// Controller_FIR
module Controller_FIR (
	input	[7:0] 	VPPG,             
	input 		  	Find_Setting,     
	input 		  	CLK,              
	input 		  	rst_n,            
	output 	[6:0] 	DC_Comp,          
	output 	[3:0] 	pga_Gain,         
	output 		  	LED_IR,           
	output 		  	LED_RED,          
	output  [19:0] 	Out_RED_Filtered, 
	output  [19:0] 	Out_IR_Filtered,  
	output  [3:0] 	LED_Drive         
);
clock: 4.02 ns
lec_check: 0
abc_area: 1
cap_margin: 20
core_margin: 2
core_utilization: 72
cts_cluster_diameter: 224
place_density_lb_addon: 0.02
slew_margin: 20
tns_end_percent: 5
run.sh (not shown) runs the stock make flow with config.mk's settings and CLKGATE_MAP_FILE=.
The baseline ran to the end with violations: negative setup slack.
Edit:
Settings changed: CTS_CLUSTER_DIAMETER 224 to default, PLACE_DENSITY_LB_ADDON 0.02 to 0.03, TNS_END_PERCENT 5 to default.
Clock period 4.02 ns to 4.28 ns, I/O delays scaled along.
What happened: The changed run finished with negative setup slack left; worst hold slack improved by 130 ps; flip-flop count stays the same; routed wire length grows by 0.46%; cell area grows by 0.52%; utilization grows by 0.42 points; synthesized area does not change.

---

Setup of build 91:
Controller_FIR again, from the RTL that the note above started with.
Design Controller_FIR, start of the top module:
module Controller_FIR (
	input	[7:0] 	VPPG,             
	input 		  	Find_Setting,     
	input 		  	CLK,              
	input 		  	rst_n,            
	output 	[6:0] 	DC_Comp,          
	output 	[3:0] 	pga_Gain,         
	output 		  	LED_IR,           
	output 		  	LED_RED,          
	output  [19:0] 	Out_RED_Filtered, 
	output  [19:0] 	Out_IR_Filtered,  
	output  [3:0] 	LED_Drive         
);
clock: 10.6 ns
lec_check: 0
abc_area: 0
cap_margin: 30
cell_pad_in_sites_detail_placement: 1
cell_pad_in_sites_global_placement: 0
core_aspect_ratio: 0.57
core_margin: 9
core_utilization: 29
cts_cluster_diameter: 36
cts_cluster_size: 78
gpl_routability_driven: 0
gpl_timing_driven: 0
hold_slack_margin: 0.24
min_routing_layer: met2
place_density_lb_addon: 0.24
setup_slack_margin: 2.71
slew_margin: 35
tns_end_percent: 50
> inputs changed (build 91 -> build 18)
- clearing GPL_ROUTABILITY_DRIVEN, which used to be 0
- swapping 9 for 2 in CORE_MARGIN
- clearing HOLD_SLACK_MARGIN, which used to be 0.24
- swapping 29 for 71 in CORE_UTILIZATION
- clearing GPL_TIMING_DRIVEN, which used to be 0
- clearing SETUP_SLACK_MARGIN, which used to be 2.71
- clearing CTS_CLUSTER_SIZE, which used to be 78
- clearing MIN_ROUTING_LAYER, which used to be met2
- clearing CELL_PAD_IN_SITES_GLOBAL_PLACEMENT, which used to be 0
- clearing CTS_CLUSTER_DIAMETER, which used to be 36
- clearing TNS_END_PERCENT, which used to be 50
- clearing CELL_PAD_IN_SITES_DETAIL_PLACEMENT, which used to be 1
- clearing PLACE_DENSITY_LB_ADDON, which used to be 0.24
- swapping 35 for 20 in SLEW_MARGIN
- swapping 30 for 20 in CAP_MARGIN
- clearing CORE_ASPECT_RATIO, which used to be 0.57
- clearing ABC_AREA, which used to be 0
- swapping 10.6 for 7.24 in the clock period (ns, I/O delays scaled along)
Results
Pin count of the biggest net entering global routing: build 18 higher than build 91
The final reports for build 18 and build 91 show clock period minus worst slack lower in the former.
Cell area | build 18 vs build 91 | build 18 smaller
Number of cells in the finished layout apart from fillers down 2,321 in build 18 wrt build 91
Build 91 -> build 18: synthesized area delta 0, exact match
Build 18 completed; timing, DRC and antenna clean
#### Input delta (build 14 over build 18)
- CORE_UTILIZATION changed from 71 to 40
--- outcome ---
- Going from build 18 to build 14, multi-input gate share of the layout cell area moved down, share of the clock period used by the worst path moved up.
- Build 14 vs build 18: filler-free cell count of the finished design up by more than 10%
- Build 18 has lower routed wire length than build 14.
- In the metrics for build 18 and build 14, the one carrying the lower all-layer global routing usage is build 14.
- Taking build 18 over build 14, the largest net degree at the start of global routing ratio works out to 1.15.
- Between build 18 and build 14, the multi-input combinational gate total does not differ in any meaningful way.
- Lower total via count after detailed routing among build 18 and build 14: build 14
- Changes observed in build 14 relative to build 18: sequential share of cell area down 0.71 points; final period demand of the worst path up 0.011 ns.
- Comparing global-route track usage on met1 for build 18 and build 14, the smaller number came from build 14.

---

Starting RTL as in the previous note.
// Controller_FIR
module Controller_FIR (
	input	[7:0] 	VPPG,             
	input 		  	Find_Setting,     
	input 		  	CLK,              
	input 		  	rst_n,            
	output 	[6:0] 	DC_Comp,          
	output 	[3:0] 	pga_Gain,         
	output 		  	LED_IR,           
	output 		  	LED_RED,          
	output  [19:0] 	Out_RED_Filtered, 
	output  [19:0] 	Out_IR_Filtered,  
	output  [3:0] 	LED_Drive         
);
	wire [7:0] IR_ADC_Value, RED_ADC_Value;
	wire 	   CLK_Filter;
	reg        CLK_Filter_q;    
	wire       Filter_En;       
	always @(posedge CLK or negedge rst_n) begin
		if (!rst_n) CLK_Filter_q <= 1'b0;
		else        CLK_Filter_q <= CLK_Filter;
	end
	assign Filter_En = CLK_Filter & ~CLK_Filter_q;
    Controller ct(  .Vppg(VPPG), 
                    .Find_Setting(Find_Setting), 
                    .CLK(CLK), 
                    .rst_n(rst_n), 
                    .DC_Comp(DC_Comp), 
                    .PGA_Gain(pga_Gain), 
  ...
clock: 7.47 ns
lec_check: 0
cap_margin: 20
core_margin: 2
core_utilization: 58
cts_cluster_size: 60
hold_slack_margin: -0.08
setup_slack_margin: -0.52
slew_margin: 20
tns_end_percent: 5
The baseline finished with timing, DRC and antenna clean.
Then changed:
Settings changed: ABC_AREA from default to 1, CORE_UTILIZATION 58 to 72, CTS_CLUSTER_SIZE 60 to default, HOLD_SLACK_MARGIN -0.08 to default, SETUP_SLACK_MARGIN -0.52 to default, TNS_END_PERCENT 5 to default.
Clock period 7.47 ns to 5.5 ns, I/O delays scaled along.
Result:
- The new run completed and failed the layout checks on negative setup slack
- hold slack loses 9.8 ps
- critical path depth is unchanged
- cell count rose by about 9%
- setup slack degrades by 840 ps
- via count came out higher by 18%
- die area drops by 18%
- register-to-register slack got worse by 840 ps
- wire length increases by about 9%
- sequential cell count stays the same
Then changed:
Settings changed: ABC_AREA 1 to default, CORE_UTILIZATION 72 to 60, CTS_CLUSTER_SIZE from default to 60.
Clock period 5.5 ns to 5.39 ns, I/O delays scaled along.
=> The new run produced a layout that fails on negative setup slack; final area is lower by 1.5%; register-to-register slack degrades by 510 ps; synthesized area goes down by 2.1%.
Then changed:
Settings changed: CORE_UTILIZATION 60 to 54, HOLD_SLACK_MARGIN from default to 0.3.
Outcome: The new run reached the layout checks and failed them: negative setup slack; first-iteration DRC count fell by 5.7%; clock skew fell by 12 ps; synthesized cell count stays the same; final area rose by 0.62%; fmax rose by 1.3%.
Then changed:
Settings changed: HOLD_SLACK_MARGIN 0.3 to -0.08, SETUP_SLACK_MARGIN from default to -0.6.
Clock period 5.39 ns to 6.77 ns, I/O delays scaled along.
=> The changed run finished but failed the layout checks on negative setup slack; setup slack improved by 690 ps; final area is lower by 2.1%; first-iteration DRC count falls by 2.9%.

---

== JK ==
Controller_FIR again, from the RTL that the note above started with.
==> flow/config.mk <==
export PLATFORM = sky130hd
export DESIGN_NAME = Controller_FIR
export DESIGN_NICKNAME = Controller_FIR
export VERILOG_FILES = /design/flow/design.v
export SDC_FILE = /design/flow/constraint.sdc
export NUM_CORES = 4
export LEC_CHECK = 0
export ABC_AREA = 1
export CAP_MARGIN = 5
export CORE_MARGIN = 2
export CORE_UTILIZATION = 68
export CTS_CLUSTER_DIAMETER = 90
export HOLD_SLACK_MARGIN = -0.08
export SLEW_MARGIN = 20
export TNS_END_PERCENT = 5
==> flow/constraint.sdc <==
create_clock -name core_clock -period 4.27 [get_ports {CLK}]
set_input_delay 0.8540 -clock core_clock [delete_from_list [all_inputs] [get_ports {CLK}]]
set_output_delay 0.8540 -clock core_clock [all_outputs]
set_load 0.01 [all_outputs]
Final checks on JK, whose flow otherwise completed, came back failing, citing setup timing.
Input changes introduced in MS (baseline for comparison: JK):
--- a/flow/config.mk
+++ b/flow/config.mk
@@ -8,2 +8 @@
-export ABC_AREA = 1
-export CAP_MARGIN = 5
+export CAP_MARGIN = 20
@@ -11,3 +10 @@
-export CORE_UTILIZATION = 68
-export CTS_CLUSTER_DIAMETER = 90
-export HOLD_SLACK_MARGIN = -0.08
+export CORE_UTILIZATION = 16
@@ -15 +11,0 @@
-export TNS_END_PERCENT = 5
==> flow/constraint.sdc <==
create_clock -name core_clock -period 12.7 [get_ports {CLK}]
set_input_delay 2.5400 -clock core_clock [delete_from_list [all_inputs] [get_ports {CLK}]]
set_output_delay 2.5400 -clock core_clock [all_outputs]
set_load 0.01 [all_outputs]
[summary]
- Comparing JK and MS, the higher via total after detailed routing is on JK.
- Total clock sinks came out exactly the same in JK and MS.
- JK has a higher non-clock inverter instance count of the final layout than MS.
- Looking at global-route usage, MS sits 26 points lower than JK does.
- JK ended up with sky130_fd_sc_hd__fa_1 as its cell with the biggest individual delay on the critical path; MS ended up with sky130_fd_sc_hd__o41ai_1.
- Having completed the whole flow, MS delivered a layout that passed the timing, DRC and antenna checks.
- | global-route met2 utilization | MS vs JK | 41 points lower |
- Total setup buffers inserted after CTS: MS < JK
> inputs changed (MS -> AL)
--- a/flow/config.mk
+++ b/flow/config.mk
@@ -10 +10,2 @@
-export CORE_UTILIZATION = 16
+export CORE_UTILIZATION = 70
+export CTS_CLUSTER_SIZE = 38
==> flow/constraint.sdc <==
create_clock -name core_clock -period 5.85 [get_ports {CLK}]
set_input_delay 1.1700 -clock core_clock [delete_from_list [all_inputs] [get_ports {CLK}]]
set_output_delay 1.1700 -clock core_clock [all_outputs]
set_load 0.01 [all_outputs]
==> results <==
AL: flow complete, layout not clean; failing: setup timing. Of AL and MS, MS shows the higher antenna diode count, with AL below it. [compare] base=MS new=AL: met2 routing resource usage after global routing picked up an extra 38 points; cell area decreased by about 5.7% relative to the old numbers. Compared with MS, AL shows a higher clock network area share. MS ended up with sky130_fd_sc_hd__o41ai_1 as its cell type of the slowest stage on the worst timing path; AL ended up with sky130_fd_sc_hd__fa_1. Summary of AL over MS: number of fill cells saw a decrease, register-to-register setup slack decreased 6130 ps, maximum frequency saw an increase.
